==> 05-27: inputs <==
// fp_multiplier
module fp_multiplier(input [31:0] a,input [31:0] b,output [31:0]out,input clk,
	input rst,input in_valid,output out_valid);
Settings: LEC_CHECK=0, CAP_MARGIN=35, CELL_PAD_IN_SITES_GLOBAL_PLACEMENT=1, CORE_MARGIN=9, CORE_UTILIZATION=70, CTS_CLUSTER_DIAMETER=383, CTS_CLUSTER_SIZE=16, GPL_TIMING_DRIVEN=1, MIN_ROUTING_LAYER=met2, PLACE_DENSITY_LB_ADDON=0.26, SETUP_SLACK_MARGIN=-0.03, SLEW_MARGIN=20, TNS_END_PERCENT=30; clock period 1.91 ns.
run.sh (not shown) runs the stock make flow with config.mk's settings and CLKGATE_MAP_FILE=.
==> 05-08: changes against 05-27 <==
==> flow/config.mk (replaced) <==
export PLATFORM = sky130hd
export DESIGN_NAME = fp_multiplier
export DESIGN_NICKNAME = fp_multiplier
export VERILOG_FILES = /design/flow/design.v
export SDC_FILE = /design/flow/constraint.sdc
export NUM_CORES = 4
export LEC_CHECK = 0
export ABC_AREA = 1
export CAP_MARGIN = 10
export CELL_PAD_IN_SITES_DETAIL_PLACEMENT = 0
export CORE_MARGIN = 2
export CORE_UTILIZATION = 72
export CTS_CLUSTER_DIAMETER = 330
export GPL_ROUTABILITY_DRIVEN = 1
export MIN_ROUTING_LAYER = met1
export PLACE_DENSITY_LB_ADDON = 0.0
export SETUP_SLACK_MARGIN = 0.41
export SLEW_MARGIN = 15
==> flow/constraint.sdc (replaced) <==
create_clock -name core_clock -period 1.35 [get_ports {clk}]
set_input_delay 0.2700 -clock core_clock [delete_from_list [all_inputs] [get_ports {clk}]]
set_output_delay 0.2700 -clock core_clock [all_outputs]
set_load 0.01 [all_outputs]
==> 04-14: changes against 05-27 <==
==> flow/config.mk (replaced) <==
export PLATFORM = sky130hd
export DESIGN_NAME = fp_multiplier
export DESIGN_NICKNAME = fp_multiplier
export VERILOG_FILES = /design/flow/design.v
export SDC_FILE = /design/flow/constraint.sdc
export NUM_CORES = 4
export LEC_CHECK = 0
export ABC_AREA = 0
export CAP_MARGIN = 20
export CORE_ASPECT_RATIO = 1.81
export CORE_MARGIN = 2
export CORE_UTILIZATION = 72
export CTS_CLUSTER_SIZE = 53
export PLACE_DENSITY = 0.36
export SETUP_SLACK_MARGIN = -0.13
export SLEW_MARGIN = 20
==> flow/constraint.sdc (replaced) <==
create_clock -name core_clock -period 1.35 [get_ports {clk}]
set_input_delay 0.2700 -clock core_clock [delete_from_list [all_inputs] [get_ports {clk}]]
set_output_delay 0.2700 -clock core_clock [all_outputs]
set_load 0.01 [all_outputs]
==> ci_impl_report.md <==
### Flow metrics

| Metric | Value |
|---|---|
| Status | `complete, but fails checks` |
| Layout check faults | `negative setup slack` |
| Hold Path End | `w1.DFF_ul14[34].Q` |
| Non-clk invs | `91` |
| Setup_tns | `-25240 ps` |
| FP Rows | `157` |
| Reg2Reg Depth | `10` |
| Met3 WL post-DR | `4730 um` |
| Clkbuf count | `269` |
| Most Crowded Layer GR | `met2` |
| DR vias/cell | `5.00` |
| Worst hold start | `b[11]` |
| Final setup viols | `128` |
| Met3 usage | `0.0456` |
| All-Layer GR Usage | `0.249` |
| WHS Path Cells | `2` |
| CTS Buf Count | `191` |
| Syn nets | `5431` |
| Final setup margin | `-884 ps` |
| Top-area cell share | `0.700` |
# the run above: 04-14

==> ci_impl_report.md <==
### Flow metrics

| Metric | Value |
|---|---|
| Clkbuf count | `322` |
| DR vias/cell | `5.16` |
| Final setup margin | `-1020 ps` |
| FP Rows | `118` |
| Non-clk invs | `868` |
| Syn nets | `6576` |
| Most Crowded Layer GR | `met2` |
| Layout check faults | `negative setup slack` |
| Hold Path End | `w1.DFF_ul12[21].Q` |
| CTS Buf Count | `222` |
| WHS Path Cells | `5` |
| Status | `complete, but fails checks` |
| Top-area cell share | `0.688` |
| Setup_tns | `-30700 ps` |
| Final setup viols | `131` |
| All-Layer GR Usage | `0.274` |
# the run above: 05-08

==> ci_impl_report.md <==
### Flow metrics

| Metric | Value |
|---|---|
| Final setup margin | `-298 ps` |
| Top-area cell share | `0.700` |
| Most Crowded Layer GR | `met3` |
| FP Rows | `118` |
| All-Layer GR Usage | `0.294` |
| Layout check faults | `negative setup slack` |
| GP Congestion | `0.764` |
| Met3 usage | `0.375` |
| Routed length per placed instance | `18.2 um` |
| Status | `complete, but fails checks` |
| Hold Path End | `side.da[8]` |
| Final setup viols | `4` |
| Clkbuf count | `178` |
| Setup_tns | `-883 ps` |
| CTS Buf Count | `177` |
| Met3 WL post-DR | `43900 um` |
| Syn nets | `5431` |
| WHS Path Cells | `1` |
# the run above: 05-27

